**flow/run.sh**
```bash
#!/bin/bash
# the make line also repeats each setting of config.mk as NAME=value (left out here)
make -C /OpenROAD-flow-scripts/flow DESIGN_CONFIG=/design/flow/config.mk WORK_HOME=/design/flow/orfs CLKGATE_MAP_FILE= finish
```
**flow/config.mk**
```make
export PLATFORM = sky130hd
export DESIGN_NAME = ascon_p_serial_multiround
export DESIGN_NICKNAME = ascon_p_serial_multiround
export VERILOG_FILES = /design/flow/design.v
export SDC_FILE = /design/flow/constraint.sdc
export NUM_CORES = 4
export LEC_CHECK = 0
export ABC_AREA = 1
export CAP_MARGIN = 20
export CELL_PAD_IN_SITES_DETAIL_PLACEMENT = 2
export CORE_MARGIN = 2
export CORE_UTILIZATION = 68
export CTS_CLUSTER_SIZE = 61
export SLEW_MARGIN = 15
```
**flow/design.v**
```verilog
`timescale 1ns / 1ps
module rotr
    #(parameter BW = 64)
    (
        input [BW - 1:0] val,     
        input [5:0] n_1,          
        input [5:0] n_2,          
        output [BW - 1:0] out
    );
    assign out = ((val >> n_1) | (val << (BW - n_1))) ^ ((val >> n_2) | (val << (BW - n_2)));
endmodule
`timescale 1ns / 1ps
module round_counter (
    input clk,               
    input load,              
    input inc,               
    output reg [3:0] dout,   
    output reg done          
);
    always @(posedge clk) begin
        if (load) begin
            dout <= 0;        
            done <= 0;
        end
        else if (inc && !done) begin
            dout <= dout + 1;        
            if (dout == 4'd11)       
                done <= 1;
        end
    end
endmodule
`timescale 1ns / 1ps
module ascon_p_serial_multiround     
     #(parameter BW = 64) (
         input clk,
         input rstn,
         input en,                        
         input en_inc,                    
         input [2:0] slice_idx,           
         input [BW-1:0] slice_in,         
         output reg [BW-1:0] slice_out,   
         output done                      
     );
    reg [BW-1:0] state [0:4];
    wire [3:0] round;
    wire [BW*5 - 1:0] next_state_w;
    always @(posedge clk or negedge rstn) begin
        if (!rstn) begin
            state[0] <= 0; state[1] <= 0; state[2] <= 0;
            state[3] <= 0; state[4] <= 0;
        end else if (en) begin
            state[slice_idx] <= slice_in;
        end 
        else if (en_inc && !done) begin
            {state[0], state[1], state[2], state[3], state[4]} <= next_state_w;
        end
    end
    wire [BW-1:0] s_rc0, s_rc1, s_rc2, s_rc3, s_rc4;
    wire [BW-1:0] s_p1_0, s_p1_1, s_p1_2, s_p1_3, s_p1_4;
    wire [BW-1:0] t0, t1, t2, t3, t4;
    wire [BW-1:0] s_p2_0, s_p2_1, s_p2_2, s_p2_3, s_p2_4;
    wire [BW-1:0] s_sub_0, s_sub_1, s_sub_2, s_sub_3, s_sub_4;
    wire [BW-1:0] s_q0, s_q1, s_q2, s_q3, s_q4;
    wire [BW-1:0] s_ld_0, s_ld_1, s_ld_2, s_ld_3, s_ld_4;
    assign s_rc0 = state[0];
    assign s_rc1 = state[1];
    assign s_rc2 = state[2] ^ {{56'd0}, (8'd240 - 8'd15 * round)};  
    assign s_rc3 = state[3];
    assign s_rc4 = state[4];
    assign s_p1_0 = s_rc0 ^ s_rc4;
    assign s_p1_4 = s_rc4 ^ s_rc3;
    assign s_p1_2 = s_rc2 ^ s_rc1;
    assign s_p1_1 = s_rc1;
    assign s_p1_3 = s_rc3;
    assign t0 = (~s_p1_0) & s_p1_1;
    assign t1 = (~s_p1_1) & s_p1_2;
    assign t2 = (~s_p1_2) & s_p1_3;
    assign t3 = (~s_p1_3) & s_p1_4;
    assign t4 = (~s_p1_4) & s_p1_0;
    assign s_p2_0 = s_p1_0 ^ t1;
    assign s_p2_1 = s_p1_1 ^ t2;
    assign s_p2_2 = s_p1_2 ^ t3;
    assign s_p2_3 = s_p1_3 ^ t4;
    assign s_p2_4 = s_p1_4 ^ t0;
    assign s_sub_1 = s_p2_1 ^ s_p2_0;
    assign s_sub_0 = s_p2_0 ^ s_p2_4;
    assign s_sub_3 = s_p2_3 ^ s_p2_2;
    assign s_sub_2 = s_p2_2 ^ {BW{1'b1}};
    assign s_sub_4 = s_p2_4;
    assign s_ld_0 = s_sub_0 ^ s_q0;
    assign s_ld_1 = s_sub_1 ^ s_q1;
    assign s_ld_2 = s_sub_2 ^ s_q2;
    assign s_ld_3 = s_sub_3 ^ s_q3;
    assign s_ld_4 = s_sub_4 ^ s_q4;
    assign next_state_w = {s_ld_0, s_ld_1, s_ld_2, s_ld_3, s_ld_4};
    reg [BW-1:0] tmp_out;
    always @(*) begin
        case (slice_idx)
            3'd0: tmp_out = state[0];
            3'd1: tmp_out = state[1];
            3'd2: tmp_out = state[2];
            3'd3: tmp_out = state[3];
            3'd4: tmp_out = state[4];
            default: tmp_out = 0;
        endcase
    end
    always @(posedge clk or negedge rstn) begin
        if (!rstn)
            slice_out <= 'd0;
        else 
            slice_out <= tmp_out;
    end
    round_counter round_ctr (
        .clk(clk),
        .load(!rstn || en),    
        .inc(en_inc),
        .dout(round),
        .done(done)
    );
    rotr ROT0(.val(s_sub_0), .n_1(19), .n_2(28), .out(s_q0));
    rotr ROT1(.val(s_sub_1), .n_1(61), .n_2(39), .out(s_q1));
    rotr ROT2(.val(s_sub_2), .n_1(1),  .n_2(6),  .out(s_q2));
    rotr ROT3(.val(s_sub_3), .n_1(10), .n_2(17), .out(s_q3));
    rotr ROT4(.val(s_sub_4), .n_1(7),  .n_2(41), .out(s_q4));
endmodule
```
**flow/constraint.sdc**
```tcl
create_clock -name core_clock -period 4.2 [get_ports {clk}]
set_input_delay 0.8400 -clock core_clock [delete_from_list [all_inputs] [get_ports {clk}]]
set_output_delay 0.8400 -clock core_clock [all_outputs]
set_load 0.01 [all_outputs]
```
==> results of run 1 <==
## per-stage QoR
| step | cell area (um2) | std cells | hold slack [ns] |
|---|---|---|---|
| floorplan | 36000 | 5414 | 0.495 |
| global placement | 38500 | 6163 | 0.517 |
==> metrics.sh, run 1 <==
OUTCOME='stopped before the end'
STOP_STAGE='detailed placement (3_5_place_dp)'
FLOW.FIRST_ERROR='[ERROR DPL-0033] detailed placement checks failed during check placement.'
TOP_CELLS_BY_AREA='sky130_fd_sc_hd__dfrtp_1, sky130_fd_sc_hd__nand2_1, sky130_fd_sc_hd__nand3_1, sky130_fd_sc_hd__xor2_1, sky130_fd_sc_hd__inv_1'
SYNTH_NETS=5634
SYNTH.MOST_COMMON_CELL='sky130_fd_sc_hd__nand2_1'
YOSYS.STAT.CHIPAREA_UM2=36000
YOSYS.AREA_SHARE.SIMPLE_PCT=33.5
SYNTH.LOGIC.TOP_FAMILY='simple AND/OR/NAND/NOR gates'
MAPPEDNETLISTAREA_UM2=36000
SYNTH_AREA_LEADER_CELL='sky130_fd_sc_hd__dfrtp_1'
SYNTHARSTFLOPSHARE_PCT=98.7
YS_SH_ADDER_PCT=5.28
SYNTHESIS.INSTANCES=5414
SYNTH-EDFF-COUNT=0
FP.DIEAREA_UM2=54800
YOSYS-MUX-AREA-FRACTION_PCT=0
POSTSYNTHSEQSHARE_PCT=27.0
FP-UTILIZATION_PCT=68.7
COMMON_CELLS='sky130_fd_sc_hd__nand2_1, sky130_fd_sc_hd__inv_1, sky130_fd_sc_hd__nand3_1, sky130_fd_sc_hd__nor2_1, sky130_fd_sc_hd__dfrtp_1'
YOSYS.AREA_SHARE.XOR_XNOR_PCT=14.9
DIEHEIGHT_UM=234
SYN_AREA_PER_CELL_UM2=6.65
GPL.FINAL_WEIGHTED_CONGESTION=1.35
TOTAL_NUMBER_OF_PLACEMENT_ROWS=84
SYNTH.LIB_CELLS_USED.DISTINCT=47
FLOORPLAN.CORE_AREA_UM2=52400
SYNTH_FLOP_COUNT=389
YOSYS-STAT-CELLS=5414
SYNTHFLOPTYPE='sky130_fd_sc_hd__dfrtp_1'
TOP_CELL_TYPE_S_SHARE_OF_SYNTHESIZED_AREA_PCT=26.7
POST_SYNTHESIS_COMPOUND_GATE_AREA_FRACTION_PCT=11.4
PORT_BUFFERS=135
IOPINCOUNT=136
SYNTHESIS.YOSYS.WARNINGS=13
DIE-WIDTH_UM=234
==> inputs of run 2 (changes only) <==
Settings changed: ABC_AREA 1 to default, CELL_PAD_IN_SITES_DETAIL_PLACEMENT 2 to default, CORE_UTILIZATION 68 to 71, CTS_CLUSTER_DIAMETER from default to 353, CTS_CLUSTER_SIZE 61 to 46, HOLD_SLACK_MARGIN from default to -0.08, MAX_ROUTING_LAYER from default to met4, SETUP_SLACK_MARGIN from default to 0.33, SLEW_MARGIN 15 to 20.
Clock period 4.2 ns to 2.27 ns, I/O delays scaled along.
==> run 2 against run 1 <==
The flow stops in clock tree synthesis (4_1_cts); synthesized cell count is 32% lower; die area is 13% lower; synthesized area shrank 9.4%.
==> metrics.sh, run 2 <==
PLACED_CELLS_INCL_TAPS=4949
SYNTH.LOGIC.TOP_FAMILY='XOR/XNOR gates'
PORT_BUFFERS=135
FP.DIEAREA_UM2=47700
YOSYS-MUX-AREA-FRACTION_PCT=3.23
TOTAL_NUMBER_OF_PLACEMENT_ROWS=78
DIEHEIGHT_UM=218
YOSYS.STAT.CHIPAREA_UM2=32600
SYNTH_NETS=3919
YOSYS-STAT-CELLS=3699
YOSYS.AREA_SHARE.XOR_XNOR_PCT=31.6
DPL_CELL_AREA_UM2=40600
SYNTHESIS.INSTANCES=3699
SYNTH.MOST_COMMON_CELL='sky130_fd_sc_hd__xnor2_1'
SYNTHESIS.YOSYS.WARNINGS=13
FLOORPLAN.CORE_AREA_UM2=45400
SYNTHFLOPTYPE='sky130_fd_sc_hd__dfrtp_1'
SYNTH_FLOP_COUNT=389
POST_SYNTHESIS_COMPOUND_GATE_AREA_FRACTION_PCT=17.0
SYNTHARSTFLOPSHARE_PCT=98.7
DIE-WIDTH_UM=218
YS_SH_ADDER_PCT=6.20
GPL.FINAL_WEIGHTED_CONGESTION=1.31
SYNTH_AREA_LEADER_CELL='sky130_fd_sc_hd__dfrtp_1'
TOP_CELLS_BY_AREA='sky130_fd_sc_hd__dfrtp_1, sky130_fd_sc_hd__xnor2_1, sky130_fd_sc_hd__xor2_1, sky130_fd_sc_hd__ha_1, sky130_fd_sc_hd__o21ai_0'
COMMON_CELLS='sky130_fd_sc_hd__xnor2_1, sky130_fd_sc_hd__dfrtp_1, sky130_fd_sc_hd__nand2_1, sky130_fd_sc_hd__xor2_1, sky130_fd_sc_hd__o21ai_0'
SYN_AREA_PER_CELL_UM2=8.82
POSTSYNTHSEQSHARE_PCT=29.8
IOPINCOUNT=136
PLACE_WORST_SETUP_SLACK_NS=-1.63
SYNTH.LIB_CELLS_USED.DISTINCT=45
TOP_CELL_TYPE_S_SHARE_OF_SYNTHESIZED_AREA_PCT=29.5
DETAILED_PLACE_HPWL_UM=114000
YOSYS.AREA_SHARE.SIMPLE_PCT=8.31
FLOW.FIRST_ERROR='[ERROR DPL-0038] Utilization greater than 100%, impossible to legalize'
SYNTH-EDFF-COUNT=0
MAPPEDNETLISTAREA_UM2=32600
FP-UTILIZATION_PCT=71.9
STOP_STAGE='clock tree synthesis (4_1_cts)'
OUTCOME='stopped before the end'
==> inputs of run 3 (changes only) <==
Settings changed: CORE_UTILIZATION 71 to 68, CTS_CLUSTER_DIAMETER 353 to 372, CTS_CLUSTER_SIZE 46 to 96, HOLD_SLACK_MARGIN -0.08 to default, MAX_ROUTING_LAYER met4 to default, SETUP_SLACK_MARGIN 0.33 to default.
Clock period 2.27 ns to 1.51 ns, I/O delays scaled along.
==> run 3 against run 2 <==
The run fails in detailed placement (3_5_place_dp); synthesized cell count unchanged; die area increased by 4.3%; synthesized area unchanged.
==> metrics.sh, run 3 <==
OUTCOME='stopped before the end'
STOP_STAGE='detailed placement (3_5_place_dp)'
FLOW.FIRST_ERROR='[ERROR DPL-0038] Utilization greater than 100%, impossible to legalize'
SYNTH.LIB_CELLS_USED.DISTINCT=45
SYNTH_NETS=3919
COMMON_CELLS='sky130_fd_sc_hd__xnor2_1, sky130_fd_sc_hd__dfrtp_1, sky130_fd_sc_hd__nand2_1, sky130_fd_sc_hd__xor2_1, sky130_fd_sc_hd__o21ai_0'
TOP_CELL_TYPE_S_SHARE_OF_SYNTHESIZED_AREA_PCT=29.5
YOSYS-STAT-CELLS=3699
SYNTH-EDFF-COUNT=0
FP.DIEAREA_UM2=49700
SYNTHFLOPTYPE='sky130_fd_sc_hd__dfrtp_1'
GPL.FINAL_WEIGHTED_CONGESTION=1.26
DIEHEIGHT_UM=223
POSTSYNTHSEQSHARE_PCT=29.8
SYNTH.MOST_COMMON_CELL='sky130_fd_sc_hd__xnor2_1'
YOSYS.AREA_SHARE.XOR_XNOR_PCT=31.6
MAPPEDNETLISTAREA_UM2=32600
YOSYS-MUX-AREA-FRACTION_PCT=3.23
SYNTHESIS.INSTANCES=3699
TOTAL_NUMBER_OF_PLACEMENT_ROWS=80
YOSYS.AREA_SHARE.SIMPLE_PCT=8.31
FP-UTILIZATION_PCT=68.6
SYN_AREA_PER_CELL_UM2=8.82
SYNTHARSTFLOPSHARE_PCT=98.7
SYNTH.LOGIC.TOP_FAMILY='XOR/XNOR gates'
DIE-WIDTH_UM=223
YS_SH_ADDER_PCT=6.20
SYNTH_FLOP_COUNT=389
POST_SYNTHESIS_COMPOUND_GATE_AREA_FRACTION_PCT=17.0
TOP_CELLS_BY_AREA='sky130_fd_sc_hd__dfrtp_1, sky130_fd_sc_hd__xnor2_1, sky130_fd_sc_hd__xor2_1, sky130_fd_sc_hd__ha_1, sky130_fd_sc_hd__o21ai_0'
PORT_BUFFERS=135
YOSYS.STAT.CHIPAREA_UM2=32600
SYNTHESIS.YOSYS.WARNINGS=13
IOPINCOUNT=136
FLOORPLAN.CORE_AREA_UM2=47500
SYNTH_AREA_LEADER_CELL='sky130_fd_sc_hd__dfrtp_1'
-- run 3: through the flow --
stage	setup TNS (ns)	instance area [um2]	setup WS, ns
3_3_place_gp	-276.23	49300	-2.25
2_1_floorplan	-140.17	38600	-2.12
==> inputs of run 4 (changes only) <==
Settings changed: ABC_AREA from default to 0, CELL_PAD_IN_SITES_DETAIL_PLACEMENT from default to 2, CORE_MARGIN 2 to 7, CTS_CLUSTER_DIAMETER 372 to 205, CTS_CLUSTER_SIZE 96 to 61, GPL_ROUTABILITY_DRIVEN from default to 0, MAX_ROUTING_LAYER from default to met4, MIN_ROUTING_LAYER from default to met1, PLACE_DENSITY_LB_ADDON from default to 0.11, SETUP_SLACK_MARGIN from default to 1.06, SLEW_MARGIN 20 to 15.
Clock period 1.51 ns to 4.2 ns, I/O delays scaled along.
==> run 4 against run 3 <==
The run again fails in detailed placement (3_5_place_dp); synthesized area did not move; synthesized cell count did not move; die area rose by 9.2%.
==> metrics.sh, run 4 <==
OUTCOME='stopped before the end'
STOP_STAGE='detailed placement (3_5_place_dp)'
FLOW.FIRST_ERROR='[ERROR DPL-0033] detailed placement checks failed during check placement.'
YOSYS-MUX-AREA-FRACTION_PCT=3.23
SYNTHFLOPTYPE='sky130_fd_sc_hd__dfrtp_1'
IOPINCOUNT=136
MAPPEDNETLISTAREA_UM2=32600
YOSYS-STAT-CELLS=3699
YOSYS.STAT.CHIPAREA_UM2=32600
DIEHEIGHT_UM=233
SYNTHARSTFLOPSHARE_PCT=98.7
FP.DIEAREA_UM2=54300
YOSYS.AREA_SHARE.XOR_XNOR_PCT=31.6
YS_SH_ADDER_PCT=6.20
SYNTHESIS.YOSYS.WARNINGS=13
FP-UTILIZATION_PCT=68.6
SYNTHESIS.INSTANCES=3699
SYNTH.LOGIC.TOP_FAMILY='XOR/XNOR gates'
POST_SYNTHESIS_COMPOUND_GATE_AREA_FRACTION_PCT=17.0
POSTSYNTHSEQSHARE_PCT=29.8
DIE-WIDTH_UM=233
SYNTH_AREA_LEADER_CELL='sky130_fd_sc_hd__dfrtp_1'
SYNTH_FLOP_COUNT=389
COMMON_CELLS='sky130_fd_sc_hd__xnor2_1, sky130_fd_sc_hd__dfrtp_1, sky130_fd_sc_hd__nand2_1, sky130_fd_sc_hd__xor2_1, sky130_fd_sc_hd__o21ai_0'
SYNTH-EDFF-COUNT=0
SYNTH.MOST_COMMON_CELL='sky130_fd_sc_hd__xnor2_1'
TOP_CELLS_BY_AREA='sky130_fd_sc_hd__dfrtp_1, sky130_fd_sc_hd__xnor2_1, sky130_fd_sc_hd__xor2_1, sky130_fd_sc_hd__ha_1, sky130_fd_sc_hd__o21ai_0'
TOP_CELL_TYPE_S_SHARE_OF_SYNTHESIZED_AREA_PCT=29.5
SYNTH_NETS=3919
PORT_BUFFERS=135
TOTAL_NUMBER_OF_PLACEMENT_ROWS=80
FLOORPLAN.CORE_AREA_UM2=47500
SYNTH.LIB_CELLS_USED.DISTINCT=45
YOSYS.AREA_SHARE.SIMPLE_PCT=8.31
SYN_AREA_PER_CELL_UM2=8.82
==> inputs of run 5 (changes only) <==
Settings changed: ABC_AREA 0 to default, CELL_PAD_IN_SITES_DETAIL_PLACEMENT 2 to default, CORE_MARGIN 7 to 2, CORE_UTILIZATION 68 to 28, CTS_CLUSTER_DIAMETER 205 to default, CTS_CLUSTER_SIZE 61 to default, GPL_ROUTABILITY_DRIVEN 0 to default, MAX_ROUTING_LAYER met4 to default, MIN_ROUTING_LAYER met1 to default, PLACE_DENSITY_LB_ADDON 0.11 to default, SETUP_SLACK_MARGIN 1.06 to default, SLEW_MARGIN 15 to 20.
Clock period 4.2 ns to 4.59 ns, I/O delays scaled along.
==> run 5 against run 4 <==
The run now finishes clean; synthesized area did not move; die area up 120%; synthesized cell count is the same.
==> metrics.sh, run 5 <==
DETAILED_PLACE_HPWL_UM=117000
NUMBER_OF_ANTENNA_VIOLATIONS_AT_THE_FIRST_CHECK_IN_GLOBAL_ROUTING=4
WORSTPATHMAXFANOUT=5
UNREPAIRED_SETUP_ENDPOINTS_AFTER_GLOBAL_ROUTING='false'
FINALHOLDVIOLATIONS=0
MASTER_OF_THE_SLOWEST_INSTANCE_ON_THE_CRITICAL_PATH='sky130_fd_sc_hd__xnor2_1'
GRT_OVERFLOW=0
WORSTREG2REGSTART='round_ctr.dout[3]'
POST_CTS.RESIZED_INSTANCES=0
CELL_REPEATED_MOST_ALONG_THE_WORST_PATH='sky130_fd_sc_hd__xnor2_1'
GRT_FIRST_PASS_WIRELENGTH_UM=213000
PLACE_WORST_SETUP_SLACK_NS=0.183
FP-UTILIZATION_PCT=28.2
SYNTH.LIB_CELLS_USED.DISTINCT=45
SYN_AREA_PER_CELL_UM2=8.82
SYNTH.MOST_COMMON_CELL='sky130_fd_sc_hd__xnor2_1'
STARTPOINT='round_ctr.dout[3]'
CRITICAL_PATH_BUF_INV_COUNT=3
POSTLAYOUTCELLAREA_UM2=38300
LAYOUT.AREA.SEQ_UM2=9710
DIE-WIDTH_UM=345
REGTOREGENDPOINT='state[1][29]'
DPL_CELL_AREA_UM2=36300
GPL.FINAL_WEIGHTED_CONGESTION=1.08
PERIOD_USED_PCT=93.2
CRITICAL_PATH_CELL_COUNT=15
TIGHTESTPINTRANSITION_NS=1.26
OUTCOME='timing/DRC/antenna clean'
HTREE_NUM_LEVELS=2
MAX_FREQ_MHz=234
MAX-CAP-VIOLATIONS=0
SYNTH-EDFF-COUNT=0
IOPINCOUNT=136
FP.DIEAREA_UM2=119000
PERIOD_NEEDED_NS=4.28
YOSYS-MUX-AREA-FRACTION_PCT=3.23
CTS_NUM_SINKS=389
YOSYS.AREA_SHARE.SIMPLE_PCT=8.31
TOP_CELLS_BY_AREA='sky130_fd_sc_hd__dfrtp_1, sky130_fd_sc_hd__xnor2_1, sky130_fd_sc_hd__xor2_1, sky130_fd_sc_hd__ha_1, sky130_fd_sc_hd__o21ai_0'
TIMING.HOLD.WORST.CLASS='primary input to asynchronous set/reset pin'
TOTAL_NUMBER_OF_PLACEMENT_ROWS=125
FF2FF_SETUP_SLACK_NS=0.31
YOSYS.STAT.CHIPAREA_UM2=32600
CRITPATHTOPFAMILY='adder cells'
NNETSFINAL=4048
CLKLATENCYLATEPIN_NS=0.67
CTS_BUFFER_DEPTH=3
ROUTED_WIRELENGTH_UM=152000
WARNINGS=46
WORST-ENDPOINT-REQUIRED_NS=5.11
CLK_PIN_SLEW_NS=0.06
SIGNAL_ARRIVAL_TIME_AT_THE_WORST_ENDPOINT_NS=4.80
DIEHEIGHT_UM=345
FINAL.SETUP.TNS_NS=0
FIRST_ITER_VIOLATIONS=3506
FINALCLOCKSKEW_NS=0.0388
FINAL_CRITICAL_PATH_SETUP_SLACK_NS=0.311
DRC_ERRORS=0
N_FILL_CELL=12000
PLACED_CELLS_INCL_TAPS=5297
YS_SH_ADDER_PCT=6.20
LAYOUTNONFILLERINSTCOUNT=5398
RR_WORST_DEPTH=15
DETAIL_ROUTE.VIAS_PER_CELL=5.28
NUMBER_OF_SETUP_VIOLATIONS_IN_THE_FINAL_REPORT=0
SYNTH_NETS=3919
SLEW_HEADROOM_PCT=15.6
MAPPEDNETLISTAREA_UM2=32600
CRITICALPATHCATEGORY='flip-flop to flip-flop'
TOP_CELL_TYPE_S_SHARE_OF_SYNTHESIZED_AREA_PCT=29.5
SYNTHESIS.YOSYS.WARNINGS=13
CP-START-KIND='flip-flop'
YOSYS-STAT-CELLS=3699
SYNTH_FLOP_COUNT=389
SYNTH.LOGIC.TOP_FAMILY='XOR/XNOR gates'
SYNTHFLOPTYPE='sky130_fd_sc_hd__dfrtp_1'
VIAS=28500
WIRE_PER_INST_UM=28.2
FLOORPLAN.CORE_AREA_UM2=116000
POST_SYNTHESIS_COMPOUND_GATE_AREA_FRACTION_PCT=17.0
TRITONCTS_CLOCK_TREE='built'
CRITICAL_PATH.CELL_CHAIN='inv_1, fa_1, fa_1, inv_1, ha_1, inv_1, ha_1, xnor2_1, xnor2_1, ha_1, xnor2_1, xnor2_1, xnor2_1, o211ai_1, o21ai_0'
SETUP.WORST_PATH.END='state[1][29]'
DR.PASS1.ITERS=5
POST_SYNTHESIS_TO_FINAL_LAYOUT_AREA_GROWTH_PCT=17.4
LAYOUT.CORE_UTILIZATION_PCT=33.0
TIMING_MAX_TRANSITION_VIOLATIONS_FINAL=0
FIN_HOLD_WS_NS=0.256
YOSYS.AREA_SHARE.XOR_XNOR_PCT=31.6
ANTENNA_VIOLATING_NETS_POST_ROUTE=0
SYNTHESIS.INSTANCES=3699
CTS_POST_SETUP_BUFFERS_INSERTED=0
PORT_BUFFERS=135
COMMON_CELLS='sky130_fd_sc_hd__xnor2_1, sky130_fd_sc_hd__dfrtp_1, sky130_fd_sc_hd__nand2_1, sky130_fd_sc_hd__xor2_1, sky130_fd_sc_hd__o21ai_0'
POSTSYNTHSEQSHARE_PCT=29.8
NUMBER_OF_BUFFERS_CREATED_BY_CTS=53
SYNTHARSTFLOPSHARE_PCT=98.7
LARGEST_STAGE_DELAY_ON_THE_CRITICAL_PATH_NS=0.57
ENDPOINT_KIND='flip-flop'
GRT_USE_TOTAL_PCT=24.9
CTS-HOLD-FIX-BUFFERS=0
SYNTH_AREA_LEADER_CELL='sky130_fd_sc_hd__dfrtp_1'
VIA_COUNT_OF_THE_FIRST_GLOBAL_ROUTING_PASS=27100
CLOCKROOTBUFFER='sky130_fd_sc_hd__clkbuf_16'
AREA.COMBINATIONAL_UM2=21800
GRT_MAX_DEGREE=178
## run 5: layout make-up
class                   count  share of cell area, %
diodes                      2                 0.0131
clock inverters            22                  0.794
clock buffers              77                   4.12
inverters                 157                   1.54
repair buffers            247                   6.19
multi-input cells        2980                   57.0
well taps                1524                   4.98
flip-flops and latches    389                   25.4
## run 5: routing by layer
metal / track usage, % / wire length [um] / vias up
met5: 0 / 13 / -
met4: 13.0 / 8870 / 2
met3: 5.17 / 14300 / 300
met2: 37.7 / 65800 / 1410
met1: 33.4 / 63200 / 14100
li1: - / - / 12700
==> inputs of run 6 (changes only) <==
Settings changed: CORE_UTILIZATION 28 to 71, CTS_CLUSTER_SIZE from default to 100, TNS_END_PERCENT from default to 5.
Clock period 4.59 ns to 3.35 ns, I/O delays scaled along.
==> run 6 against run 5 <==
The layout now fails its checks (setup timing); sequential share of layout area down 0.11 points; register-to-register slack worse by 0.89 ns; core utilization up 52 points; flip-flop count unchanged; synthesized area is the same; synthesized cell count stayed put; non-clock buffer count is 157 higher; via count rose by 13%; routed wire length is 4.5% lower; clock-buffer cell count shrank 18.
==> metrics.sh, run 6 <==
OUTCOME='failed layout checks'
LAYOUT.FAILED_CHECKS='setup timing'
LAYOUT.AREA.SEQ_UM2=9720
STARTPOINT='round_ctr.dout[3]'
ENDPOINT_KIND='flip-flop'
POSTSYNTHSEQSHARE_PCT=29.8
DRC_ERRORS=0
VIAS=32400
FIRST_ITER_VIOLATIONS=6114
WARNINGS=42
CTS_NUM_SINKS=389
DETAILED_PLACE_HPWL_UM=104000
TIMING.HOLD.WORST.CLASS='primary input to asynchronous set/reset pin'
PERIOD_NEEDED_NS=3.93
DIE-WIDTH_UM=218
REGTOREGENDPOINT='state[3][61]'
IOPINCOUNT=136
NUMBER_OF_BUFFERS_CREATED_BY_CTS=45
FP.DIEAREA_UM2=47700
GPL.FINAL_WEIGHTED_CONGESTION=1.22
WORSTPATHMAXFANOUT=4
CRITICAL_PATH.CELL_CHAIN='inv_4, fa_2, fa_1, inv_2, ha_4, inv_2, ha_4, a21oi_4, o21ai_2, xnor2_1, ha_2, xnor2_4, xnor2_4, xor2_1, xnor2_1, o21ai_1, o21ai_1'
CTS-HOLD-FIX-BUFFERS=0
YOSYS.STAT.CHIPAREA_UM2=32600
CTS_BUFFER_DEPTH=3
PERIOD_USED_PCT=117
AREA.COMBINATIONAL_UM2=22200
CLK_PIN_SLEW_NS=0.06
FINAL_CRITICAL_PATH_SETUP_SLACK_NS=-0.582
WIRE_PER_INST_UM=31.5
CRITICAL_PATH_BUF_INV_COUNT=3
UNREPAIRED_SETUP_ENDPOINTS_AFTER_GLOBAL_ROUTING='true'
SETUP.WORST_PATH.END='state[3][61]'
LAYOUT.CORE_UTILIZATION_PCT=84.8
SYNTH_NETS=3919
MAPPEDNETLISTAREA_UM2=32600
PLACED_CELLS_INCL_TAPS=4527
SYNTH_AREA_LEADER_CELL='sky130_fd_sc_hd__dfrtp_1'
POST_SYNTHESIS_TO_FINAL_LAYOUT_AREA_GROWTH_PCT=18.0
YOSYS-STAT-CELLS=3699
TOP_CELLS_BY_AREA='sky130_fd_sc_hd__dfrtp_1, sky130_fd_sc_hd__xnor2_1, sky130_fd_sc_hd__xor2_1, sky130_fd_sc_hd__ha_1, sky130_fd_sc_hd__o21ai_0'
MAX-CAP-VIOLATIONS=0
SYNTH_FLOP_COUNT=389
GRT_FIRST_PASS_WIRELENGTH_UM=208000
SYNTHESIS.INSTANCES=3699
TOP_CELL_TYPE_S_SHARE_OF_SYNTHESIZED_AREA_PCT=29.5
SIGNAL_ARRIVAL_TIME_AT_THE_WORST_ENDPOINT_NS=4.39
YOSYS-MUX-AREA-FRACTION_PCT=3.23
DIEHEIGHT_UM=218
DR.PASS1.ITERS=10
DETAIL_ROUTE.VIAS_PER_CELL=7.01
WORST-ENDPOINT-REQUIRED_NS=3.81
TIMING_MAX_TRANSITION_VIOLATIONS_FINAL=0
FINALHOLDVIOLATIONS=0
FP-UTILIZATION_PCT=71.9
FINAL.SETUP.TNS_NS=-19.46
ANTENNA_VIOLATING_NETS_POST_ROUTE=0
PORT_BUFFERS=135
NUMBER_OF_SETUP_VIOLATIONS_IN_THE_FINAL_REPORT=56
COMMON_CELLS='sky130_fd_sc_hd__xnor2_1, sky130_fd_sc_hd__dfrtp_1, sky130_fd_sc_hd__nand2_1, sky130_fd_sc_hd__xor2_1, sky130_fd_sc_hd__o21ai_0'
LAYOUTNONFILLERINSTCOUNT=4614
SYNTH.MOST_COMMON_CELL='sky130_fd_sc_hd__xnor2_1'
NNETSFINAL=4197
ROUTED_WIRELENGTH_UM=145000
SYNTHESIS.YOSYS.WARNINGS=13
SYNTH.LOGIC.TOP_FAMILY='XOR/XNOR gates'
CRITICALPATHCATEGORY='flip-flop to flip-flop'
SYNTH-EDFF-COUNT=0
NUMBER_OF_ANTENNA_VIOLATIONS_AT_THE_FIRST_CHECK_IN_GLOBAL_ROUTING=13
FINALCLOCKSKEW_NS=0.0222
RR_WORST_DEPTH=17
SYN_AREA_PER_CELL_UM2=8.82
YOSYS.AREA_SHARE.XOR_XNOR_PCT=31.6
TOTAL_NUMBER_OF_PLACEMENT_ROWS=78
SLEW_HEADROOM_PCT=9.11
VIA_COUNT_OF_THE_FIRST_GLOBAL_ROUTING_PASS=31300
CLOCKROOTBUFFER='sky130_fd_sc_hd__clkbuf_16'
SYNTH.LIB_CELLS_USED.DISTINCT=45
FLOORPLAN.CORE_AREA_UM2=45400
GRT_USE_TOTAL_PCT=60.7
PLACE_WORST_SETUP_SLACK_NS=-0.581
CRITPATHTOPFAMILY='adder cells'
MASTER_OF_THE_SLOWEST_INSTANCE_ON_THE_CRITICAL_PATH='sky130_fd_sc_hd__fa_1'
CP-START-KIND='flip-flop'
YS_SH_ADDER_PCT=6.20
SYNTHARSTFLOPSHARE_PCT=98.7
CLKLATENCYLATEPIN_NS=0.62
GRT_OVERFLOW=0
TIGHTESTPINTRANSITION_NS=1.35
SYNTHFLOPTYPE='sky130_fd_sc_hd__dfrtp_1'
GRT_MAX_DEGREE=117
FF2FF_SETUP_SLACK_NS=-0.58
LARGEST_STAGE_DELAY_ON_THE_CRITICAL_PATH_NS=0.52
YOSYS.AREA_SHARE.SIMPLE_PCT=8.31
POST_SYNTHESIS_COMPOUND_GATE_AREA_FRACTION_PCT=17.0
WORSTREG2REGSTART='round_ctr.dout[3]'
CRITICAL_PATH_CELL_COUNT=17
N_FILL_CELL=2506
HTREE_NUM_LEVELS=2
MAX_FREQ_MHz=254
TRITONCTS_CLOCK_TREE='built'
run 6: what timing repair did:
action	CTS	global route
setup endpoints to repair	55	62
pin swaps	26	9
buffers inserted	1	1
gates resized	42	25
run 6: layout make-up:
cell class	count	area share, %
multi-input combinational	2980	57.6
sequential	389	25.2
timing repair buffer	404	9.58
clock buffer	59	3.30
tap	600	1.95
inverter	157	1.55
clock inverter	19	0.715
antenna	6	0.0390
run 6: per-layer routing:
layer  track usage (%)  vias to the layer above  routed length, um
li1                  -                    12900                  -
met1              69.7                    15100              45900
met2              82.5                     3161              56300
met3              31.6                     1097              26000
met4              50.0                       22              16400
met5              6.88                        -                522
run 6: stage by stage:
step | cell area [um2] | hold WS [ns]
after floorplan | 32800 | 0.374
final | 38500 | 0.0645
after detailed placement | 36600 | 0.500
after global routing | 38500 | 0.131
after global placement | 36600 | 0.500
after CTS | 38300 | 0.117
==> inputs of run 7 (changes only) <==
Settings changed: CELL_PAD_IN_SITES_DETAIL_PLACEMENT from default to 1, CELL_PAD_IN_SITES_GLOBAL_PLACEMENT from default to 3, CORE_MARGIN 2 to 6, CORE_UTILIZATION 71 to 47, CTS_CLUSTER_DIAMETER from default to 244, CTS_CLUSTER_SIZE 100 to default, GPL_TIMING_DRIVEN from default to 1, MAX_ROUTING_LAYER from default to met4, TNS_END_PERCENT 5 to default.
Clock period 3.35 ns to 6.37 ns, I/O delays scaled along.
==> run 7 against run 6 <==
Now clean on timing, DRC and antenna; setup slack improved by 2.0 ns; clock-buffer cell count rose by 22; synthesized cell count did not move; final cell count is 3.3% higher; hold slack gained 0.45 ns; fmax shrank 20%; register-to-register slack gained 2.0 ns; core utilization down 31 points.
==> metrics.sh, run 7 <==
OUTCOME='timing/DRC/antenna clean'
ROUTED_WIRELENGTH_UM=155000
TOP_CELL_TYPE_S_SHARE_OF_SYNTHESIZED_AREA_PCT=29.5
SYN_AREA_PER_CELL_UM2=8.82
FINAL.SETUP.TNS_NS=0
TIMING.HOLD.WORST_ENDPOINT='round_ctr.done'
SYNTHARSTFLOPSHARE_PCT=98.7
LARGEST_STAGE_DELAY_ON_THE_CRITICAL_PATH_NS=0.63
WORST-ENDPOINT-REQUIRED_NS=6.83
YOSYS.STAT.CHIPAREA_UM2=32600
CTS_BUFFER_DEPTH=3
WORSTHOLDPATHCELLS=2
SLEW_HEADROOM_PCT=10.2
TIGHTESTPINTRANSITION_NS=1.34
YOSYS.AREA_SHARE.XOR_XNOR_PCT=31.6
TIMING.HOLD.WORST.CLASS='flip-flop to flip-flop'
REGTOREGENDPOINT='state[3][5]'
FP.DIEAREA_UM2=75900
PLACE_WORST_SETUP_SLACK_NS=1.48
SYNTHESIS.YOSYS.WARNINGS=13
MAX-CAP-VIOLATIONS=0
SYNTHESIS.INSTANCES=3699
STARTPOINT='round_ctr.dout[2]'
DIE-WIDTH_UM=275
WARNINGS=46
YS_SH_ADDER_PCT=6.20
GRT_FIRST_PASS_WIRELENGTH_UM=219000
NUMBER_OF_BUFFERS_CREATED_BY_CTS=51
TIMING_MAX_TRANSITION_VIOLATIONS_FINAL=0
VIA_COUNT_OF_THE_FIRST_GLOBAL_ROUTING_PASS=30000
DIEHEIGHT_UM=275
SYNTH_NETS=3919
TOP_CELLS_BY_AREA='sky130_fd_sc_hd__dfrtp_1, sky130_fd_sc_hd__xnor2_1, sky130_fd_sc_hd__xor2_1, sky130_fd_sc_hd__ha_1, sky130_fd_sc_hd__o21ai_0'
CTS-HOLD-FIX-BUFFERS=0
SYNTH.LOGIC.TOP_FAMILY='XOR/XNOR gates'
NUMBER_OF_ANTENNA_VIOLATIONS_AT_THE_FIRST_CHECK_IN_GLOBAL_ROUTING=4
MAPPEDNETLISTAREA_UM2=32600
CTS_POST_SETUP_BUFFERS_INSERTED=0
CRITICAL_PATH.CELL_CHAIN='inv_1, fa_1, fa_1, inv_1, ha_1, inv_1, ha_1, a21oi_1, or2_2, nand2_1, ha_1, xnor2_1, xnor2_1, xnor2_1, xnor2_1, o21ai_0, o21ai_0'
FINALCLOCKSKEW_NS=0.0376
SYNTH.MOST_COMMON_CELL='sky130_fd_sc_hd__xnor2_1'
YOSYS-STAT-CELLS=3699
NNETSFINAL=4016
POST_SYNTHESIS_TO_FINAL_LAYOUT_AREA_GROWTH_PCT=13.5
POST_CTS.RESIZED_INSTANCES=0
CELL_REPEATED_MOST_ALONG_THE_WORST_PATH='sky130_fd_sc_hd__xnor2_1'
ENDPOINT_KIND='flip-flop'
CRITPATHTOPFAMILY='adder cells'
YOSYS.AREA_SHARE.SIMPLE_PCT=8.31
UNREPAIRED_SETUP_ENDPOINTS_AFTER_GLOBAL_ROUTING='false'
VIAS=29500
LAYOUTNONFILLERINSTCOUNT=4768
CRITICAL_PATH_BUF_INV_COUNT=3
SYNTH_FLOP_COUNT=389
COMMON_CELLS='sky130_fd_sc_hd__xnor2_1, sky130_fd_sc_hd__dfrtp_1, sky130_fd_sc_hd__nand2_1, sky130_fd_sc_hd__xor2_1, sky130_fd_sc_hd__o21ai_0'
FF2FF_SETUP_SLACK_NS=1.43
DR.PASS1.ITERS=6
PERIOD_NEEDED_NS=4.94
FINALHOLDVIOLATIONS=0
CLK_PIN_SLEW_NS=0.05
NUMBER_OF_SETUP_VIOLATIONS_IN_THE_FINAL_REPORT=0
MASTER_OF_THE_SLOWEST_INSTANCE_ON_THE_CRITICAL_PATH='sky130_fd_sc_hd__xnor2_1'
FINAL_CRITICAL_PATH_SETUP_SLACK_NS=1.43
SIGNAL_ARRIVAL_TIME_AT_THE_WORST_ENDPOINT_NS=5.40
ANTENNA_VIOLATING_NETS_POST_ROUTE=0
GPL.FINAL_WEIGHTED_CONGESTION=1.13
MAX_FREQ_MHz=202
CTS_NUM_SINKS=389
SYNTHFLOPTYPE='sky130_fd_sc_hd__dfrtp_1'
POST_SYNTHESIS_COMPOUND_GATE_AREA_FRACTION_PCT=17.0
DETAIL_ROUTE.VIAS_PER_CELL=6.18
FLOORPLAN.CORE_AREA_UM2=68600
DETAILED_PLACE_HPWL_UM=117000
FIRST_ITER_VIOLATIONS=3301
SYNTH.LIB_CELLS_USED.DISTINCT=45
SETUP.WORST_PATH.END='state[3][5]'
CRITICALPATHCATEGORY='flip-flop to flip-flop'
HTREE_NUM_LEVELS=2
TRITONCTS_CLOCK_TREE='built'
WIRE_PER_INST_UM=32.5
GRT_OVERFLOW=0
RR_WORST_DEPTH=17
PERIOD_USED_PCT=77.5
WORSTHOLDSTART='round_ctr.done'
SYNTH_AREA_LEADER_CELL='sky130_fd_sc_hd__dfrtp_1'
YOSYS-MUX-AREA-FRACTION_PCT=3.23
GRT_USE_TOTAL_PCT=41.0
SYNTH-EDFF-COUNT=0
CLOCKROOTBUFFER='sky130_fd_sc_hd__clkbuf_16'
CP-START-KIND='flip-flop'
TOTAL_NUMBER_OF_PLACEMENT_ROWS=96
FP-UTILIZATION_PCT=47.6
POSTSYNTHSEQSHARE_PCT=29.8
WORSTPATHMAXFANOUT=6
PORT_BUFFERS=135
IOPINCOUNT=136
WORSTREG2REGSTART='round_ctr.dout[2]'
CLKLATENCYLATEPIN_NS=0.64
CRITICAL_PATH_CELL_COUNT=17
POSTLAYOUTCELLAREA_UM2=37000
PLACED_CELLS_INCL_TAPS=4673
GRT_MAX_DEGREE=171
DPL_CELL_AREA_UM2=35300
DRC_ERRORS=0
==> run 7: area by class of cell <==
type                            count  area [um2]
Tap cell                          931        1160
Fill cell                        7868       31600
Timing Repair Buffer              217        2080
Clock buffer                       81        1570
Multi-Input combinational cell   2980       21800
Clock inverter                     10         111
Antenna cell                        3        7.51
Sequential cell                   389        9710
Inverter                          157         589
==> run 7: metrics by stage <==
| step | hold slack [ns] | utilization (%) |
|---|---|---|
| 2_1_floorplan | 0.490 | - |
| 3_3_place_gp | 0.496 | 51.4 |
| 3_5_place_dp | 0.501 | 51.5 |
| 4_1_cts | 0.524 | 53.9 |
| 5_1_grt | 0.538 | 54.0 |
| 6_report | 0.517 | 54.0 |
==> run 7: layer usage <==
layer	track usage (%)	up-vias	share of wire (%)
li1	-	12600	-
met1	51.0	14900	39
met2	59.9	1517	43
met3	9.99	478	9.7
met4	25.5	0	8.2
met5	-	-	0
==> inputs of run 8 (changes only) <==
Settings changed: ABC_AREA from default to 1, CAP_MARGIN 20 to 40, CELL_PAD_IN_SITES_DETAIL_PLACEMENT 1 to default, CELL_PAD_IN_SITES_GLOBAL_PLACEMENT 3 to default, CORE_MARGIN 6 to 2, CORE_UTILIZATION 47 to 72, CTS_CLUSTER_DIAMETER 244 to default, CTS_CLUSTER_SIZE from default to 10, GPL_TIMING_DRIVEN 1 to default, MAX_ROUTING_LAYER met4 to default, TNS_END_PERCENT from default to 5.
Clock period 6.37 ns to 3.49 ns, I/O delays scaled along.
==> run 8 against run 7 <==
The flow now stops in global routing (5_1_grt); synthesized area grew 10%; die area shrank 32%; synthesized cell count grew 46%.
==> metrics.sh, run 8 <==
OUTCOME='stopped before the end'
STOP_STAGE='global routing (5_1_grt)'
FLOW.FIRST_ERROR='[ERROR GRT-0116] Global routing finished with congestion. Check the congestion regions in the DRC Viewer.'
FP-UTILIZATION_PCT=73.3
PLACED_CELLS_INCL_TAPS=6232
SYNTH.LOGIC.TOP_FAMILY='simple AND/OR/NAND/NOR gates'
CLOCKROOTBUFFER='sky130_fd_sc_hd__clkbuf_16'
IOPINCOUNT=136
SYNTH_FLOP_COUNT=389
YS_SH_ADDER_PCT=5.28
NUMBER_OF_BUFFERS_CREATED_BY_CTS=47
SYNTHESIS.INSTANCES=5414
CTS_NUM_SINKS=389
HTREE_NUM_LEVELS=2
TOP_CELL_TYPE_S_SHARE_OF_SYNTHESIZED_AREA_PCT=26.7
YOSYS.AREA_SHARE.SIMPLE_PCT=33.5
YOSYS-MUX-AREA-FRACTION_PCT=0
SYN_AREA_PER_CELL_UM2=6.65
SYNTH-EDFF-COUNT=0
SYNTHFLOPTYPE='sky130_fd_sc_hd__dfrtp_1'
POSTSYNTHSEQSHARE_PCT=27.0
GRT_USE_TOTAL_PCT=70.5
FP.DIEAREA_UM2=51800
SYNTHARSTFLOPSHARE_PCT=98.7
SYNTH.LIB_CELLS_USED.DISTINCT=47
SYNTH_NETS=5634
GRT_OVERFLOW=14
CTS-HOLD-FIX-BUFFERS=0
YOSYS.AREA_SHARE.XOR_XNOR_PCT=14.9
SYNTHESIS.YOSYS.WARNINGS=13
YOSYS.STAT.CHIPAREA_UM2=36000
SYNTH.MOST_COMMON_CELL='sky130_fd_sc_hd__nand2_1'
TOTAL_NUMBER_OF_PLACEMENT_ROWS=81
CTS_BUFFER_DEPTH=3
MAPPEDNETLISTAREA_UM2=36000
COMMON_CELLS='sky130_fd_sc_hd__nand2_1, sky130_fd_sc_hd__inv_1, sky130_fd_sc_hd__nand3_1, sky130_fd_sc_hd__nor2_1, sky130_fd_sc_hd__dfrtp_1'
GPL.FINAL_WEIGHTED_CONGESTION=1.52
PORT_BUFFERS=135
DIE-WIDTH_UM=228
TOP_CELLS_BY_AREA='sky130_fd_sc_hd__dfrtp_1, sky130_fd_sc_hd__nand2_1, sky130_fd_sc_hd__nand3_1, sky130_fd_sc_hd__xor2_1, sky130_fd_sc_hd__inv_1'
FLOORPLAN.CORE_AREA_UM2=49200
DETAILED_PLACE_HPWL_UM=131000
SYNTH_AREA_LEADER_CELL='sky130_fd_sc_hd__dfrtp_1'
DPL_CELL_AREA_UM2=39300
DIEHEIGHT_UM=228
YOSYS-STAT-CELLS=5414
POST_SYNTHESIS_COMPOUND_GATE_AREA_FRACTION_PCT=11.4
run 8: through the flow:
step	hold slack, ns	worst slack, ns
CTS	0.0992	-0.322
detailed placement	0.543	-0.371
global placement	0.517	-0.261
floorplan	0.402	-0.0513
run 8: layer usage:
layer | global-route usage (%) | overflow
met1 | 74.0 | 0
met2 | 85.3 | 7
met3 | 55.9 | 0
met4 | 63.3 | 7
met5 | 30.4 | 0
run 8: timing repair:
action | 4_1_cts
gates resized | 46
setup endpoints to repair | 54
pin swaps | 23
buffers inserted | 16
==> inputs of run 9 (changes only) <==
Settings changed: ABC_AREA 1 to 0, CAP_MARGIN 40 to 20, CELL_PAD_IN_SITES_GLOBAL_PLACEMENT from default to 1, CORE_ASPECT_RATIO from default to 1.56, CORE_MARGIN 2 to 9, CORE_UTILIZATION 72 to 32, CTS_CLUSTER_SIZE 10 to 41, GPL_TIMING_DRIVEN from default to 0, MIN_ROUTING_LAYER from default to met2, PLACE_DENSITY_LB_ADDON from default to 0.17, SETUP_SLACK_MARGIN from default to -0.01, SLEW_MARGIN 20 to 0, TNS_END_PERCENT 5 to default.
Clock period 3.49 ns to 6.63 ns, I/O delays scaled along.
==> run 9 against run 8 <==
The run now finishes clean; synthesized area shrank 9.4%; synthesized cell count shrank 32%; die area grew 120%.
==> metrics.sh, run 9 <==
WARNINGS=34
YOSYS.AREA_SHARE.SIMPLE_PCT=8.31
GRT_FIRST_PASS_WIRELENGTH_UM=281000
CELL_REPEATED_MOST_ALONG_THE_WORST_PATH='sky130_fd_sc_hd__buf_2'
YOSYS-STAT-CELLS=3699
CTS_BUFFER_DEPTH=3
WORSTHOLDPATHCELLS=2
TIGHTESTPINTRANSITION_NS=1.39
ANTENNA_VIOLATING_NETS_POST_ROUTE=0
MAX-CAP-VIOLATIONS=0
CTS_NUM_SINKS=389
RR_WORST_DEPTH=17
PERIOD_NEEDED_NS=6.25
TOTAL_NUMBER_OF_PLACEMENT_ROWS=145
GRT_MAX_DEGREE=98
NNETSFINAL=4219
DIE-WIDTH_UM=274
TIMING_MAX_TRANSITION_VIOLATIONS_FINAL=0
FIN_HOLD_WS_NS=0.526
POSTSYNTHSEQSHARE_PCT=29.8
CLOCKROOTBUFFER='sky130_fd_sc_hd__clkbuf_16'
SYNTHESIS.YOSYS.WARNINGS=13
LAYOUT.CORE_UTILIZATION_PCT=38.5
YS_SH_ADDER_PCT=6.20
SYNTH_FLOP_COUNT=389
SYNTH.LOGIC.TOP_FAMILY='XOR/XNOR gates'
CRITICALPATHCATEGORY='primary input to flip-flop'
FINAL.SETUP.TNS_NS=0
DETAIL_ROUTE.VIAS_PER_CELL=7.91
DR.PASS1.ITERS=9
HTREE_NUM_LEVELS=2
WIRE_PER_INST_UM=40.0
NUMBER_OF_ANTENNA_VIOLATIONS_AT_THE_FIRST_CHECK_IN_GLOBAL_ROUTING=0
MAPPEDNETLISTAREA_UM2=32600
GPL.FINAL_WEIGHTED_CONGESTION=1.16
WORSTREG2REGSTART='round_ctr.dout[1]'
COMMON_CELLS='sky130_fd_sc_hd__xnor2_1, sky130_fd_sc_hd__dfrtp_1, sky130_fd_sc_hd__nand2_1, sky130_fd_sc_hd__xor2_1, sky130_fd_sc_hd__o21ai_0'
CP-START-KIND='primary input'
NUMBER_OF_SETUP_VIOLATIONS_IN_THE_FINAL_REPORT=0
SYNTHESIS.INSTANCES=3699
DETAILED_PLACE_HPWL_UM=168000
OUTCOME='timing/DRC/antenna clean'
FINALHOLDVIOLATIONS=0
N_FILL_CELL=10600
TOP_CELLS_BY_AREA='sky130_fd_sc_hd__dfrtp_1, sky130_fd_sc_hd__xnor2_1, sky130_fd_sc_hd__xor2_1, sky130_fd_sc_hd__ha_1, sky130_fd_sc_hd__o21ai_0'
POST_CTS.RESIZED_INSTANCES=0
CRITICAL_PATH.CELL_CHAIN='clkdlybuf4s50_1, buf_2, buf_2, buf_2, clkbuf_1, buf_1, o211ai_1, o21ai_0'
SYNTH_NETS=3919
SETUP.WORST_PATH.END='state[1][21]'
GRT_OVERFLOW=0
TIMING.HOLD.WORST.CLASS='flip-flop to flip-flop'
FP.DIEAREA_UM2=114000
SYNTHARSTFLOPSHARE_PCT=98.7
POST_SYNTHESIS_COMPOUND_GATE_AREA_FRACTION_PCT=17.0
FLOORPLAN.CORE_AREA_UM2=101000
FP-UTILIZATION_PCT=32.4
SYNTH.LIB_CELLS_USED.DISTINCT=45
DIEHEIGHT_UM=417
CLK_PIN_SLEW_NS=0.06
SIGNAL_ARRIVAL_TIME_AT_THE_WORST_ENDPOINT_NS=6.81
CTS_POST_SETUP_BUFFERS_INSERTED=0
TRITONCTS_CLOCK_TREE='built'
STARTPOINT='en'
FIRST_ITER_VIOLATIONS=11800
TIMING.HOLD.WORST_ENDPOINT='round_ctr.done'
ROUTED_WIRELENGTH_UM=216000
NUMBER_OF_BUFFERS_CREATED_BY_CTS=47
VIAS=42700
YOSYS.STAT.CHIPAREA_UM2=32600
SYNTH.MOST_COMMON_CELL='sky130_fd_sc_hd__xnor2_1'
FF2FF_SETUP_SLACK_NS=0.82
YOSYS.AREA_SHARE.XOR_XNOR_PCT=31.6
SLEW_HEADROOM_PCT=6.70
TOP_CELL_TYPE_S_SHARE_OF_SYNTHESIZED_AREA_PCT=29.5
DRC_ERRORS=0
CTS-HOLD-FIX-BUFFERS=0
REGTOREGENDPOINT='state[3][53]'
WORSTHOLDSTART='round_ctr.done'
PORT_BUFFERS=132
SYNTH_AREA_LEADER_CELL='sky130_fd_sc_hd__dfrtp_1'
MAX_FREQ_MHz=160
IOPINCOUNT=136
CRITICAL_PATH_CELL_COUNT=8
MASTER_OF_THE_SLOWEST_INSTANCE_ON_THE_CRITICAL_PATH='sky130_fd_sc_hd__clkbuf_1'
POST_SYNTHESIS_TO_FINAL_LAYOUT_AREA_GROWTH_PCT=18.8
CLKLATENCYLATEPIN_NS=0.67
WORST-ENDPOINT-REQUIRED_NS=7.19
GRT_USE_TOTAL_PCT=55.2
CRITICAL_PATH_BUF_INV_COUNT=6
YOSYS-MUX-AREA-FRACTION_PCT=3.23
PERIOD_USED_PCT=94.3
SYN_AREA_PER_CELL_UM2=8.82
CRITPATHTOPFAMILY='buffers and inverters'
WORSTPATHMAXFANOUT=14
SYNTH-EDFF-COUNT=0
SYNTHFLOPTYPE='sky130_fd_sc_hd__dfrtp_1'
FINALCLOCKSKEW_NS=0.0247
UNREPAIRED_SETUP_ENDPOINTS_AFTER_GLOBAL_ROUTING='false'
LARGEST_STAGE_DELAY_ON_THE_CRITICAL_PATH_NS=1.02
VIA_COUNT_OF_THE_FIRST_GLOBAL_ROUTING_PASS=45500
ENDPOINT_KIND='flip-flop'
==> run 9: through the flow <==
stage	setup slack (ns)	instances	instance area, um2
finish	0.379	5393	38700
global route	0.736	5357	38700
CTS	0.982	5331	38400
detailed placement	0.609	5247	36800
global placement	-15.43	5154	35600
floorplan	2.46	3699	32600
==> run 9: area by class of cell <==
| cell class | instances | area, um2 | area share, % |
|---|---|---|---|
| clock inverters | 15 | 206 | 0.533 |
| plain buffers | 173 | 692 | 1.79 |
| clock buffers | 69 | 1400 | 3.62 |
| flip-flops and latches | 389 | 9710 | 25.1 |
| multi-input cells | 2980 | 21900 | 56.4 |
| well taps | 1323 | 1660 | 4.27 |
| repair buffers | 251 | 2550 | 6.57 |
| diodes | 36 | 90.1 | 0.232 |
| inverters | 157 | 589 | 1.52 |
==> run 9: per-layer routing <==
layer | up-vias | routed length, um | part of all wire [%] | track usage (%)
li1 | 13000 | - | - | -
met1 | 13500 | 0 | 0 | -
met2 | 13800 | 96900 | 45 | 62.8
met3 | 2381 | 78200 | 36 | 63.0
met4 | 120 | 36300 | 17 | 30.2
met5 | - | 4200 | 1.9 | 35.6
==> inputs of run 10 (changes only) <==
Settings changed: CELL_PAD_IN_SITES_DETAIL_PLACEMENT from default to 1, CELL_PAD_IN_SITES_GLOBAL_PLACEMENT 1 to 0, CORE_ASPECT_RATIO 1.56 to default, CORE_MARGIN 9 to 2, CORE_UTILIZATION 32 to 64, CTS_CLUSTER_SIZE 41 to default, GPL_TIMING_DRIVEN 0 to default, HOLD_SLACK_MARGIN from default to 0.12, MIN_ROUTING_LAYER met2 to met1, PLACE_DENSITY_LB_ADDON 0.17 to 0.16, SETUP_SLACK_MARGIN -0.01 to default, SLEW_MARGIN 0 to 20.
Clock period 6.63 ns to 4.74 ns, I/O delays scaled along.
==> run 10 against run 9 <==
The flow now stops in clock tree synthesis (4_1_cts); die area fell by 54%; synthesized area is the same; synthesized cell count is the same.
==> metrics.sh, run 10 <==
TOP_CELL_TYPE_S_SHARE_OF_SYNTHESIZED_AREA_PCT=29.5
YOSYS.AREA_SHARE.SIMPLE_PCT=8.31
SYNTH.MOST_COMMON_CELL='sky130_fd_sc_hd__xnor2_1'
YOSYS.AREA_SHARE.XOR_XNOR_PCT=31.6
YS_SH_ADDER_PCT=6.20
OUTCOME='stopped before the end'
TOP_CELLS_BY_AREA='sky130_fd_sc_hd__dfrtp_1, sky130_fd_sc_hd__xnor2_1, sky130_fd_sc_hd__xor2_1, sky130_fd_sc_hd__ha_1, sky130_fd_sc_hd__o21ai_0'
SYNTHESIS.INSTANCES=3699
SYN_AREA_PER_CELL_UM2=8.82
FLOORPLAN.CORE_AREA_UM2=50300
SYNTH_NETS=3919
SYNTH-EDFF-COUNT=0
PORT_BUFFERS=135
PLACED_CELLS_INCL_TAPS=4409
FLOW.FIRST_ERROR='[ERROR DPL-0033] detailed placement checks failed during check placement.'
SYNTH.LIB_CELLS_USED.DISTINCT=45
SYNTHARSTFLOPSHARE_PCT=98.7
FP-UTILIZATION_PCT=64.9
SYNTH_AREA_LEADER_CELL='sky130_fd_sc_hd__dfrtp_1'
IOPINCOUNT=136
FP.DIEAREA_UM2=52800
POSTSYNTHSEQSHARE_PCT=29.8
DETAILED_PLACE_HPWL_UM=128000
TOTAL_NUMBER_OF_PLACEMENT_ROWS=82
YOSYS.STAT.CHIPAREA_UM2=32600
DIE-WIDTH_UM=230
YOSYS-MUX-AREA-FRACTION_PCT=3.23
YOSYS-STAT-CELLS=3699
SYNTH_FLOP_COUNT=389
POST_SYNTHESIS_COMPOUND_GATE_AREA_FRACTION_PCT=17.0
COMMON_CELLS='sky130_fd_sc_hd__xnor2_1, sky130_fd_sc_hd__dfrtp_1, sky130_fd_sc_hd__nand2_1, sky130_fd_sc_hd__xor2_1, sky130_fd_sc_hd__o21ai_0'
SYNTH.LOGIC.TOP_FAMILY='XOR/XNOR gates'
GPL.FINAL_WEIGHTED_CONGESTION=1.13
MAPPEDNETLISTAREA_UM2=32600
DIEHEIGHT_UM=230
STOP_STAGE='clock tree synthesis (4_1_cts)'
SYNTHFLOPTYPE='sky130_fd_sc_hd__dfrtp_1'
SYNTHESIS.YOSYS.WARNINGS=13
-- run 10: metrics by stage --
step	cell area [um2]	utilization [%]	setup slack, ns	hold slack [ns]
global placement	35000	69.5	0.195	0.496
detailed placement	35000	69.6	-0.216	0.512
floorplan	32600	-	0.573	0.490
==> inputs of run 11 (changes only) <==
Settings changed: ABC_AREA 0 to 1, CELL_PAD_IN_SITES_DETAIL_PLACEMENT 1 to 0, CELL_PAD_IN_SITES_GLOBAL_PLACEMENT 0 to 2, CORE_MARGIN 2 to 5, CORE_UTILIZATION 64 to 35, CTS_CLUSTER_SIZE from default to 49, GPL_ROUTABILITY_DRIVEN from default to 0, GPL_TIMING_DRIVEN from default to 1, HOLD_SLACK_MARGIN 0.12 to 0.2, MIN_ROUTING_LAYER met1 to default, PLACE_DENSITY_LB_ADDON 0.16 to 0.27, SETUP_SLACK_MARGIN from default to 0.5, SLEW_MARGIN 20 to 5, TNS_END_PERCENT from default to 95.
Clock period 4.74 ns to 3.61 ns, I/O delays scaled along.
==> run 11 against run 10 <==
The layout now fails its checks (setup timing); die area is 110% higher; synthesized area is 10% higher; synthesized cell count is 46% higher.
==> metrics.sh, run 11 <==
OUTCOME='failed layout checks'
LAYOUT.FAILED_CHECKS='setup timing'
SYNTHESIS.INSTANCES=5414
SYNTH_NETS=5634
YOSYS.AREA_SHARE.XOR_XNOR_PCT=14.9
CRITICAL_PATH.CELL_CHAIN='buf_6, fa_1, inv_2, ha_4, inv_4, ha_4, fa_2, xor2_4, ha_4, xnor2_4, buf_4, buf_6, buf_4, xnor2_2, or2_4, nand3_1, a31oi_1'
VIAS=39800
COMMON_CELLS='sky130_fd_sc_hd__nand2_1, sky130_fd_sc_hd__inv_1, sky130_fd_sc_hd__nand3_1, sky130_fd_sc_hd__nor2_1, sky130_fd_sc_hd__dfrtp_1'
GRT_OVERFLOW=0
MAPPEDNETLISTAREA_UM2=36000
FINAL_CRITICAL_PATH_SETUP_SLACK_NS=-0.230
DETAILED_PLACE_HPWL_UM=165000
DIEHEIGHT_UM=331
PLACE_WORST_SETUP_SLACK_NS=-0.295
TRITONCTS_CLOCK_TREE='built'
STARTPOINT='round_ctr.dout[3]'
CRITPATHTOPFAMILY='adder cells'
SLEW_HEADROOM_PCT=25.1
CTS_NUM_SINKS=389
WORST-ENDPOINT-REQUIRED_NS=4.16
TOP_CELL_TYPE_S_SHARE_OF_SYNTHESIZED_AREA_PCT=26.7
SIGNAL_ARRIVAL_TIME_AT_THE_WORST_ENDPOINT_NS=4.39
DETAIL_ROUTE.VIAS_PER_CELL=5.56
WORSTHOLDPATHCELLS=3
TIMING_MAX_TRANSITION_VIOLATIONS_FINAL=0
CLK_PIN_SLEW_NS=0.06
WORSTREG2REGSTART='round_ctr.dout[3]'
FIN_HOLD_WS_NS=0.507
SETUP.WORST_PATH.END='state[2][61]'
SYNTH.LOGIC.TOP_FAMILY='simple AND/OR/NAND/NOR gates'
YOSYS-MUX-AREA-FRACTION_PCT=0
YOSYS.STAT.CHIPAREA_UM2=36000
PERIOD_NEEDED_NS=3.84
TIGHTESTPINTRANSITION_NS=1.12
CRITICAL_PATH_BUF_INV_COUNT=6
CLOCKROOTBUFFER='sky130_fd_sc_hd__clkbuf_16'
SYNTH_AREA_LEADER_CELL='sky130_fd_sc_hd__dfrtp_1'
TOP_CELLS_BY_AREA='sky130_fd_sc_hd__dfrtp_1, sky130_fd_sc_hd__nand2_1, sky130_fd_sc_hd__nand3_1, sky130_fd_sc_hd__xor2_1, sky130_fd_sc_hd__inv_1'
MAX_FREQ_MHz=260
IOPINCOUNT=136
TOTAL_NUMBER_OF_PLACEMENT_ROWS=117
ROUTED_WIRELENGTH_UM=207000
FF2FF_SETUP_SLACK_NS=-0.23
POST_SYNTHESIS_COMPOUND_GATE_AREA_FRACTION_PCT=11.4
POSTSYNTHSEQSHARE_PCT=27.0
NNETSFINAL=5954
DRC_ERRORS=0
HTREE_NUM_LEVELS=2
FP.DIEAREA_UM2=109000
CRITICALPATHCATEGORY='flip-flop to flip-flop'
DIE-WIDTH_UM=331
VIA_COUNT_OF_THE_FIRST_GLOBAL_ROUTING_PASS=36200
ENDPOINT_KIND='flip-flop'
DR.PASS1.ITERS=7
UNREPAIRED_SETUP_ENDPOINTS_AFTER_GLOBAL_ROUTING='true'
TIMING.HOLD.WORST_ENDPOINT='state[2][63]'
FINALCLOCKSKEW_NS=0.0595
SYNTHFLOPTYPE='sky130_fd_sc_hd__dfrtp_1'
GRT_MAX_DEGREE=91
WARNINGS=37
SYNTHESIS.YOSYS.WARNINGS=13
GRT_USE_TOTAL_PCT=36.8
CTS_BUFFER_DEPTH=3
YS_SH_ADDER_PCT=5.28
CP-START-KIND='flip-flop'
POST_SYNTHESIS_TO_FINAL_LAYOUT_AREA_GROWTH_PCT=22.7
REGTOREGENDPOINT='state[2][61]'
SYNTH_FLOP_COUNT=389
CRITICAL_PATH_CELL_COUNT=17
YOSYS.AREA_SHARE.SIMPLE_PCT=33.5
SYNTH-EDFF-COUNT=0
FINALHOLDVIOLATIONS=0
FIRST_ITER_VIOLATIONS=4851
ANTENNA_VIOLATING_NETS_POST_ROUTE=0
NUMBER_OF_BUFFERS_CREATED_BY_CTS=54
SYNTH.MOST_COMMON_CELL='sky130_fd_sc_hd__nand2_1'
NUMBER_OF_SETUP_VIOLATIONS_IN_THE_FINAL_REPORT=26
WORSTHOLDSTART='en'
MASTER_OF_THE_SLOWEST_INSTANCE_ON_THE_CRITICAL_PATH='sky130_fd_sc_hd__fa_2'
PERIOD_USED_PCT=106
FP-UTILIZATION_PCT=35.3
PORT_BUFFERS=135
LARGEST_STAGE_DELAY_ON_THE_CRITICAL_PATH_NS=0.65
SYNTHARSTFLOPSHARE_PCT=98.7
GRT_FIRST_PASS_WIRELENGTH_UM=282000
SYN_AREA_PER_CELL_UM2=6.65
N_FILL_CELL=10700
FLOORPLAN.CORE_AREA_UM2=102000
CELL_REPEATED_MOST_ALONG_THE_WORST_PATH='sky130_fd_sc_hd__ha_4'
TIMING.HOLD.WORST.CLASS='primary input to flip-flop'
MAX-CAP-VIOLATIONS=0
YOSYS-STAT-CELLS=5414
SYNTH.LIB_CELLS_USED.DISTINCT=47
WIRE_PER_INST_UM=28.9
CLKLATENCYLATEPIN_NS=0.70
WORSTPATHMAXFANOUT=4
NUMBER_OF_ANTENNA_VIOLATIONS_AT_THE_FIRST_CHECK_IN_GLOBAL_ROUTING=25
FINAL.SETUP.TNS_NS=-3.15
RR_WORST_DEPTH=17
[run 11: what timing repair did]
action,4_1_cts,5_1_grt
hold buffers,1,0
hold endpoints to repair,48,0
pin swaps,44,72
setup endpoints to repair,63,63
gates cloned,0,0
resized,112,136
buffers inserted,7,10
[run 11: through the flow]
| stage | util, % | std cells | cell area (um2) |
|---|---|---|---|
| 2_1_floorplan | - | 5414 | 36300 |
| 3_3_place_gp | 40.2 | 7028 | 41100 |
| 3_5_place_dp | 40.2 | 7028 | 41100 |
| 4_1_cts | 42.6 | 7134 | 43500 |
| 5_1_grt | 43.3 | 7144 | 44200 |
| 6_report | 43.3 | 7152 | 44200 |
[run 11: final cells by class]
cell class / instances / area [um2] / share of cell area (%)
diodes: 8 / 20.0 / 0.0453
clock buffers: 82 / 1630 / 3.68
clock inverters: 16 / 218 / 0.493
inverters: 617 / 2340 / 5.30
multi-input cells: 4268 / 24800 / 56.0
flip-flops and latches: 389 / 9720 / 22.0
well taps: 1368 / 1710 / 3.87
repair buffers: 404 / 3790 / 8.59
[run 11: per-layer routing]
layer | vias to the layer above | global-route usage (%) | part of all wire [%]
met3 | 584 | 12.0 | 11
met4 | 24 | 24.3 | 8.2
met2 | 2169 | 53.6 | 41
li1 | 18000 | - | -
met5 | - | 0 | 0.073
met1 | 19000 | 46.7 | 39
